P:
## FP_div
module FP_div(FP_A, FP_B, clk, ce, FP_Z);
   parameter         K = 32;
   parameter         P = 24;
   parameter         E = 8;
   input [K-1:0]     FP_A;
   input [K-1:0]     FP_B;
   input             clk;
   input             ce;
   output [K-1:0]    FP_Z;
   reg [K-1:0]       FP_Z;
   parameter [K-1:0] ZEROS = 1'b0;
   parameter [K-1:0] ONES = 32'hffffffff;
   parameter [E-1:0] BIAS = {1'b0, ONES[E - 2:0]};
   parameter         PBITS = P + 3;
   reg [K-1:0]       A_int;
   reg [K-1:0]       B_int;
   reg [K-1:0]       FP_Z_int;
   wire [E-1:0]      exp_A;
   wire [E-1:0]      exp_B;
   wire [P-1:0]      frac_A;
   wire [P-1:0]      frac_B;
   wire              sign_A;
   wire              sign_B;
   wire              expA_FF;
   wire              expB_FF;
   wire              expA_Z;
   wire              expB_Z;
   wire              fracA_Z;
   wire              fracB_Z;
   wire [E:0]        exp_noBIAS;
   wire [E:0]        exp_Biased;
   wire [E:0]        exp_Biased_Norm;
   wire              isNaN_A;
   wire              isNaN_B;
   wire              isInf_A;
   wire              isInf_B;
   wire              isZero_A;
   wire              isZero_B;
   wire              isNaN;
   wire              isInf;
   wire              isZero;
   wire              sign;
   wire [PBITS-1:0]  frac_div;
   wire [PBITS-1:0]  frac_div_shifted;
   wire [PBITS-2:0]  fr_sh;
   wire [P-2:0]      frac_final;
   wire              underflow;
   wire              overflow;
   wire [E-1:0]      exp_final;
  ...
Settings: LEC_CHECK=0, CAP_MARGIN=20, CELL_PAD_IN_SITES_GLOBAL_PLACEMENT=0, CORE_ASPECT_RATIO=0.5, CORE_MARGIN=2, CORE_UTILIZATION=40, CTS_CLUSTER_DIAMETER=400, CTS_CLUSTER_SIZE=98, GPL_TIMING_DRIVEN=0, SETUP_SLACK_MARGIN=-1.8, SLEW_MARGIN=20, TNS_END_PERCENT=15; clock period 80.0 ns.
run.sh (not shown) runs the stock make flow with config.mk's settings and CLKGATE_MAP_FILE=.
P: done, clean on timing, DRC and antenna
#### Input delta (Q over P)
Settings: a deleted SETUP_SLACK_MARGIN that had been -1.8; a change of CORE_UTILIZATION from 40 to 45; an added PLACE_DENSITY of 0.6; a deleted TNS_END_PERCENT that had been 15; a deleted CELL_PAD_IN_SITES_GLOBAL_PLACEMENT that had been 0; a deleted GPL_TIMING_DRIVEN that had been 0; a deleted CORE_ASPECT_RATIO that had been 0.5; a deleted CTS_CLUSTER_SIZE that had been 98; a deleted CTS_CLUSTER_DIAMETER that had been 400.
==> comparison <==
Master of the slowest instance on the critical path: buf_1 -> P, a2111oi_0 -> Q
Going from P to Q, height of the die +33%, met3 track demand over resource +0.97 points, multi-input combinational gate total ~0 delta.
There was hardly any difference in routed wire length between P and Q.
STATUS highest clock rate: Q wins against P
On sequential share of layout area, Q and P are neck and neck.
Highest metal layer with signal wires = met5: Q; highest metal layer with signal wires = met4: P
Modified inputs, R compared to Q
Settings: changing the clock period (ns, I/O delays scaled along) from 80.0 to 70.5.
### Flow results
- Of the two values seen for critical-path cell with the highest stage delay, a2111oi_0 was produced by Q and or4_2 by R.
- Via count of the first global-routing pass delta (R -> Q): insignificant
- Against Q, critical-path maximum fanout in R rose by a little under 10%.
Edits applied to the flow inputs when going from R to S:
Settings: an added SETUP_SLACK_MARGIN of 1.94; a change of CORE_UTILIZATION from 45 to 57; an added CTS_CLUSTER_DIAMETER of 232; a deleted PLACE_DENSITY that had been 0.6; a change of the clock period (ns, I/O delays scaled along) from 70.5 to 43.2.
### Flow results
- Of S and R, just one finished clean: R.
- From the logs: S reached the end of the flow and failed the layout checks with setup timing.
- Looking at capture point of the critical path, the FP_Z[19]$_SDFFCE_PP0P_ result is from S; the FP_Z[12]$_SDFFCE_PP0P_ one comes from R.
- For number of cells on the worst reg-to-reg path, dividing the value from S by the value from R gives 1.09.
- [compare] base=R new=S: detailed-routed wire length on met3 rose by 170%, count of buffers not belonging to the clock network in the layout went up by 2442, growth of design area from synthesis to finish up 42 points, horizontal extent of the die went down, detailed-route vias per instance grew by about 6.4%.


== wip/indigo ==
Starting RTL as in the previous note.
Design FP_div, start of the top module:
module FP_div(FP_A, FP_B, clk, ce, FP_Z);
   parameter         K = 32;
   parameter         P = 24;
   parameter         E = 8;
   input [K-1:0]     FP_A;
   input [K-1:0]     FP_B;
   input             clk;
   input             ce;
   output [K-1:0]    FP_Z;
   reg [K-1:0]       FP_Z;
   parameter [K-1:0] ZEROS = 1'b0;
   parameter [K-1:0] ONES = 32'hffffffff;
   parameter [E-1:0] BIAS = {1'b0, ONES[E - 2:0]};
   parameter         PBITS = P + 3;
   reg [K-1:0]       A_int;
   reg [K-1:0]       B_int;
   reg [K-1:0]       FP_Z_int;
   wire [E-1:0]      exp_A;
   wire [E-1:0]      exp_B;
   wire [P-1:0]      frac_A;
   wire [P-1:0]      frac_B;
   wire              sign_A;
   wire              sign_B;
   wire              expA_FF;
   wire              expB_FF;
   wire              expA_Z;
   wire              expB_Z;
   wire              fracA_Z;
   wire              fracB_Z;
   wire [E:0]        exp_noBIAS;
   wire [E:0]        exp_Biased;
   wire [E:0]        exp_Biased_Norm;
   wire              isNaN_A;
   wire              isNaN_B;
   wire              isInf_A;
   wire              isInf_B;
   wire              isZero_A;
   wire              isZero_B;
   wire              isNaN;
   wire              isInf;
   wire              isZero;
   wire              sign;
   wire [PBITS-1:0]  frac_div;
   wire [PBITS-1:0]  frac_div_shifted;
   wire [PBITS-2:0]  fr_sh;
   wire [P-2:0]      frac_final;
   wire              underflow;
   wire              overflow;
   wire [E-1:0]      exp_final;
   wire              sticky_bit;
   wire              div_by_zero;
   always @(posedge clk)
      begin
         if (ce == 1'b1)
         begin
            A_int <= FP_A;
            B_int <= FP_B;
         end
      end
   assign sign_A = A_int[K - 1];
   assign sign_B = B_int[K - 1];
  ...
make LEC_CHECK=0 CAP_MARGIN=20 CORE_MARGIN=2 CORE_UTILIZATION=19 CTS_CLUSTER_SIZE=75 GPL_TIMING_DRIVEN=0 PLACE_DENSITY=0.6 SLEW_MARGIN=20 finish   # period 80.0 ns
--- input diff wip/indigo..wip/sierra ---
# wip/indigo
export LEC_CHECK = 0
export CAP_MARGIN = 20
export CORE_MARGIN = 2
export CORE_UTILIZATION = 19
export CTS_CLUSTER_SIZE = 75
export GPL_TIMING_DRIVEN = 0
export PLACE_DENSITY = 0.6
export SLEW_MARGIN = 20
create_clock -name core_clock -period 80.0 [get_ports {clk}]
# wip/sierra
export LEC_CHECK = 0
export CAP_MARGIN = 20
export CORE_MARGIN = 2
export CORE_UTILIZATION = 40
export CTS_CLUSTER_DIAMETER = 181
export MAX_ROUTING_LAYER = met4
export SLEW_MARGIN = 20
create_clock -name core_clock -period 80.0 [get_ports {clk}]
--- outcome ---
- Per the final summary, wip/sierra finished and its layout is clean on timing, DRC and antenna.
- In terms of number of clock buffer instances in the layout, wip/indigo and wip/sierra differ only marginally.
- FP_Z[15] as the destination of the critical timing path was reported by wip/indigo, and FP_Z[11] by wip/sierra.
- Changes observed in wip/sierra relative to wip/indigo: area growth from synthesis to final layout went down by 6.8 points, sequential share of layout area picked up an extra 0.32 points, area inside the core boundary fell 0.14 mm², data required time of the worst path went up by 50 ps.
Relative to wip/sierra, the following input files were edited for wip/zinc:
# wip/sierra
export LEC_CHECK = 0
export CAP_MARGIN = 20
export CORE_MARGIN = 2
export CORE_UTILIZATION = 40
export CTS_CLUSTER_DIAMETER = 181
export MAX_ROUTING_LAYER = met4
export SLEW_MARGIN = 20
create_clock -name core_clock -period 80.0 [get_ports {clk}]
# wip/zinc
export LEC_CHECK = 0
export CAP_MARGIN = 20
export CORE_MARGIN = 7
export CORE_UTILIZATION = 19
export CTS_CLUSTER_SIZE = 75
export GPL_TIMING_DRIVEN = 0
export MAX_ROUTING_LAYER = met4
export PLACE_DENSITY = 0.6
export SLEW_MARGIN = 20
create_clock -name core_clock -period 80.0 [get_ports {clk}]
Diff wip/sierra -> wip/zinc: top fanout value on the critical path decreased by 15 relative to the old numbers; total cell area reported by yosys after synthesis about even; final area rose by about 6.4%; critical path data arrival time grew by 5110 ps. wip/zinc ended up with a lower critical path depth than wip/sierra did. Summary of wip/zinc over wip/sierra: global-route wire length before repair up 0.54%; worst setup slack lost 5120 ps; slack of the worst reg-to-reg path has decreased; utilization saw a decrease; share of the final layout cell area in multi-input gates moved down.
The inputs of wip/maple differ from those of wip/zinc as listed below.
# wip/zinc
export LEC_CHECK = 0
export CAP_MARGIN = 20
export CORE_MARGIN = 7
export CORE_UTILIZATION = 19
export CTS_CLUSTER_SIZE = 75
export GPL_TIMING_DRIVEN = 0
export MAX_ROUTING_LAYER = met4
export PLACE_DENSITY = 0.6
export SLEW_MARGIN = 20
create_clock -name core_clock -period 80.0 [get_ports {clk}]
# wip/maple
export LEC_CHECK = 0
export CAP_MARGIN = 20
export CELL_PAD_IN_SITES_GLOBAL_PLACEMENT = 3
export CORE_ASPECT_RATIO = 0.5
export CORE_MARGIN = 2
export CORE_UTILIZATION = 40
export CTS_CLUSTER_DIAMETER = 400
export CTS_CLUSTER_SIZE = 10
export PLACE_DENSITY = 0.43
export SETUP_SLACK_MARGIN = -1.8
export SLEW_MARGIN = 20
export TNS_END_PERCENT = 15
create_clock -name core_clock -period 80.0 [get_ports {clk}]
## What came out
- Total met2 wirelength after detailed routing in wip/maple is about 1% above wip/zinc.
- wip/maple vs wip/zinc on clock skew: wip/maple is the lower one.
- Compared with wip/zinc, wip/maple supports a higher clock frequency.
- Re data arrival time of the worst path: wip/maple is 3370 ps down on wip/zinc.
- sky130_fd_sc_hd__buf_1 as the cell type of the slowest stage on the worst timing path was reported by wip/zinc, and sky130_fd_sc_hd__a21oi_1 by wip/maple.


The RTL this note starts from:
==> flow/design.v <==
module a_s(op_a, op_m, as, outp);
   parameter        NBITS = 6;
   input [NBITS:0]  op_a;
   input [NBITS:0]  op_m;
   input            as;
   output [NBITS:0] outp;
   reg [NBITS:0]    outp;
   always @(as or op_a or op_m)
   begin: adder_subt
      if (as == 1'b1)
         outp <= op_a + op_m;
      else
         outp <= op_a - op_m;
   end
endmodule
module div_nr_wsticky(A, B, Q, sticky);
   parameter             NBITS = 6;
   parameter             PBITS = 8;
   input [NBITS-1:0]     A;
   input [NBITS-1:0]     B;
   output [PBITS-1:0]    Q;
   output                sticky;
   parameter [NBITS-1:0] ZEROS = 0;
   reg [NBITS:0]         YY_in[0:PBITS];
   reg [PBITS-1:0]       QQ_in[0:PBITS];
   reg [NBITS:0]         m_cablesIn[0:PBITS];
   wire [NBITS:0]        m_cablesOut[0:PBITS];
   wire [PBITS:0]        a_or_s;
   wire [PBITS-1:0]      QQ;
   wire [NBITS-1:0]      YY;
   wire [NBITS-1:0]      XX;
   assign XX = A;
   assign YY = B;
   assign Q = QQ;
   assign a_or_s[0] = 1'b0;
   always @(*) m_cablesIn[0] <= {1'b0, XX};
   always @(*) YY_in[0] <= {1'b0, YY};
   generate
      begin : xhdl0
         genvar                I;
         for (I = 0; I <= PBITS - 1; I = I + 1)
         begin : divisor
            a_s #(NBITS) int_mod(.op_a(m_cablesIn[I]), .op_m(YY_in[I]), .as(a_or_s[I]), .outp(m_cablesOut[I]));
         end
      end
   endgenerate
   generate
      begin : xhdl1
         genvar                I;
         for (I = 0; I <= PBITS - 1; I = I + 1)
         begin : conex
            assign a_or_s[I + 1] = m_cablesOut[I][NBITS];
            always @(*) m_cablesIn[I + 1] <= {m_cablesOut[I][NBITS - 1:0], 1'b0};
            always @(*) YY_in[I + 1] <= YY_in[I];
            always @(*) QQ_in[I + 1][I] <= a_or_s[I + 1];
            if (I > 0)
            begin : rest
               always @(*) QQ_in[I + 1][I - 1:0] <= QQ_in[I][I - 1:0];
            end
         end
      end
   endgenerate
   generate
      begin : xhdl2
         genvar                I;
         for (I = 0; I <= PBITS - 1; I = I + 1)
         begin : quotient
            assign QQ[I] = (~QQ_in[PBITS][PBITS - 1 - I]);
         end
      end
   endgenerate
   assign sticky = (m_cablesOut[PBITS - 1] == ZEROS) ? 1'b0 : 
                   1'b1;
endmodule
module FP_div(FP_A, FP_B, clk, ce, FP_Z);
   parameter         K = 32;
   parameter         P = 24;
   parameter         E = 8;
   input [K-1:0]     FP_A;
   input [K-1:0]     FP_B;
   input             clk;
   input             ce;
   output [K-1:0]    FP_Z;
   reg [K-1:0]       FP_Z;
   parameter [K-1:0] ZEROS = 1'b0;
   parameter [K-1:0] ONES = 32'hffffffff;
   parameter [E-1:0] BIAS = {1'b0, ONES[E - 2:0]};
   parameter         PBITS = P + 3;
   reg [K-1:0]       A_int;
   reg [K-1:0]       B_int;
   reg [K-1:0]       FP_Z_int;
   wire [E-1:0]      exp_A;
   wire [E-1:0]      exp_B;
   wire [P-1:0]      frac_A;
   wire [P-1:0]      frac_B;
   wire              sign_A;
   wire              sign_B;
   wire              expA_FF;
   wire              expB_FF;
   wire              expA_Z;
   wire              expB_Z;
   wire              fracA_Z;
   wire              fracB_Z;
   wire [E:0]        exp_noBIAS;
   wire [E:0]        exp_Biased;
   wire [E:0]        exp_Biased_Norm;
   wire              isNaN_A;
   wire              isNaN_B;
   wire              isInf_A;
   wire              isInf_B;
   wire              isZero_A;
   wire              isZero_B;
   wire              isNaN;
   wire              isInf;
   wire              isZero;
   wire              sign;
   wire [PBITS-1:0]  frac_div;
   wire [PBITS-1:0]  frac_div_shifted;
   wire [PBITS-2:0]  fr_sh;
   wire [P-2:0]      frac_final;
   wire              underflow;
   wire              overflow;
   wire [E-1:0]      exp_final;
   wire              sticky_bit;
   wire              div_by_zero;
   always @(posedge clk)
      begin
         if (ce == 1'b1)
         begin
            A_int <= FP_A;
            B_int <= FP_B;
         end
      end
   assign sign_A = A_int[K - 1];
   assign sign_B = B_int[K - 1];
   assign exp_A = A_int[K - 2:K - E - 1];
   assign exp_B = B_int[K - 2:K - E - 1];
   assign frac_A = {1'b1, A_int[P - 2:0]};
   assign frac_B = {1'b1, B_int[P - 2:0]};
   assign expA_FF = (A_int[K - 2:K - E - 1] == ONES[K - 2:K - E - 1]) ? 1'b1 : 
                    1'b0;
   assign expB_FF = (B_int[K - 2:K - E - 1] == ONES[K - 2:K - E - 1]) ? 1'b1 : 
                    1'b0;
   assign expA_Z = (A_int[K - 2:K - E - 1] == ZEROS[K - 2:K - E - 1]) ? 1'b1 : 
                   1'b0;
   assign expB_Z = (B_int[K - 2:K - E - 1] == ZEROS[K - 2:K - E - 1]) ? 1'b1 : 
                   1'b0;
   assign fracA_Z = (A_int[P - 2:0] == ZEROS[P - 2:0]) ? 1'b1 : 
                    1'b0;
   assign fracB_Z = (B_int[P - 2:0] == ZEROS[P - 2:0]) ? 1'b1 : 
                    1'b0;
   assign isNaN_A = expA_FF & ((~fracA_Z));
   assign isNaN_B = expB_FF & ((~fracB_Z));
   assign isInf_A = expA_FF;
   assign isInf_B = expB_FF;
   assign isZero_A = expA_Z & fracA_Z;
   assign isZero_B = expB_Z & fracB_Z;
   assign div_by_zero = expB_Z;
   assign isNaN = isNaN_A | isNaN_B;
   assign isInf = isInf_A | isInf_B | div_by_zero;
   assign isZero = isZero_A & (~isZero_B);
   assign exp_noBIAS = ({1'b0, exp_A}) - ({1'b0, exp_B});
   assign exp_Biased = exp_noBIAS + ({1'b0, BIAS});
   assign sign = sign_A ^ sign_B;
   div_nr_wsticky #(P,PBITS) a_div(.A(frac_A), .B(frac_B), .Q(frac_div), .sticky(sticky_bit));
   assign frac_div_shifted = (frac_div[PBITS - 1] == 1'b0) ? {frac_div[PBITS - 2:0], 1'b0} : 
                             frac_div;
   assign exp_Biased_Norm = (frac_div[PBITS - 1] == 1'b0) ? exp_Biased - 1 : 
                            exp_Biased;
   assign exp_final = exp_Biased_Norm[E - 1:0];
   assign overflow = (((exp_Biased_Norm[E:E - 1] == 2'b10) | (exp_Biased_Norm[E:0] == {1'b0, ONES[E - 1:0]}))) ? 1'b1 : 
                     1'b0;
   assign underflow = (((exp_Biased_Norm[E:E - 1] == 2'b11) | (exp_Biased_Norm[E - 1:0] == ZEROS[E - 1:0]))) ? 1'b1 : 
                      1'b0;
   assign fr_sh = frac_div_shifted[PBITS - 2:0];
   assign frac_final = ((fr_sh[2] == 1'b1 & (sticky_bit == 1'b1 | fr_sh[0] == 1'b1 | fr_sh[1] == 1'b1))) ? fr_sh[PBITS - 2:PBITS - P] + 1 : 
                       (((sticky_bit == 1'b1) & (fr_sh[2:0] == 3'b100) & (fr_sh[3] == 1'b1))) ? fr_sh[PBITS - 2:PBITS - P] + 1 : 
                       fr_sh[PBITS - 2:PBITS - P];
   always @(sign or isNaN or isInf or isZero or exp_final or frac_final or underflow or overflow)
   begin: packing
      FP_Z_int[K - 1] <= sign;
      if (isNaN == 1'b1)
      begin
         FP_Z_int[K - 2:P - 1] <= ONES[E - 1:0];
         FP_Z_int[P - 2:0] <= {1'b1, ZEROS[P - 3:0]};
      end
      else if ((isInf == 1'b1) | (overflow == 1'b1))
      begin
         FP_Z_int[K - 2:P - 1] <= ONES[E - 1:0];
         FP_Z_int[P - 2:0] <= ZEROS[P - 2:0];
      end
      else if ((isZero == 1'b1) | (underflow == 1'b1))
      begin
         FP_Z_int[K - 2:P - 1] <= ZEROS[E - 1:0];
         FP_Z_int[P - 2:0] <= ZEROS[P - 2:0];
      end
      else
      begin
         FP_Z_int[K - 2:P - 1] <= exp_final;
         FP_Z_int[P - 2:0] <= frac_final;
      end
   end
   always @(posedge clk)
   begin: final_reg
      begin
         if (ce == 1'b1)
            FP_Z <= FP_Z_int;
      end
   end
endmodule
Settings: LEC_CHECK=0, ABC_AREA=1, CAP_MARGIN=20, CORE_MARGIN=2, CORE_UTILIZATION=72, PLACE_DENSITY_LB_ADDON=0.19, SLEW_MARGIN=20; clock period 51.3 ns.
The starting point went through all stages and came out clean.
Next try:
Settings changed: ABC_AREA 1 to not set, CORE_UTILIZATION 72 to 58, PLACE_DENSITY_LB_ADDON 0.19 to not set, SETUP_SLACK_MARGIN set to -1.68.
Clock period 51.3 ns to 50.4 ns, I/O delays scaled along.
=> The new run finished with setup timing left; clock-buffer cell count is unchanged; global-route usage is lower by 1.5 points; utilization is higher by 6.1 points; synthesized area is lower by 9.7%; cell area is higher by about 20%; worst setup slack degrades by 11 ns; hold slack barely changes; routed wire length is higher by 2.9%.
Next try:
Settings changed: CORE_UTILIZATION 58 to 38, PLACE_DENSITY set to 0.6, SETUP_SLACK_MARGIN -1.68 to not set.
Clock period 50.4 ns to 70.5 ns, I/O delays scaled along.
Effect: Now the flow completed with no timing, DRC or antenna violations. Synthesized area is unchanged. Clock skew came out higher by 0.0052 ns. Setup slack improved by 14 ns. Utilization came out lower by 43 points. Wire length came out lower by 19%. Register-to-register slack improved by 14 ns.
Next try:
Settings changed: ABC_AREA set to 1, CORE_UTILIZATION 38 to 58, CTS_CLUSTER_DIAMETER set to 205, PLACE_DENSITY 0.6 to not set, SETUP_SLACK_MARGIN set to -1.68.
Clock period 70.5 ns to 55.5 ns, I/O delays scaled along.
What happened: The new run finished with timing, DRC and antenna clean. Worst hold slack got worse by 0.011 ns. Setup slack got worse by 2.6 ns. Wire length came out higher by 13%. Sequential cell count is unchanged. Final area came out higher by 6.7%. Clock skew came out lower by 0.018 ns. Die area came out lower by 27%.
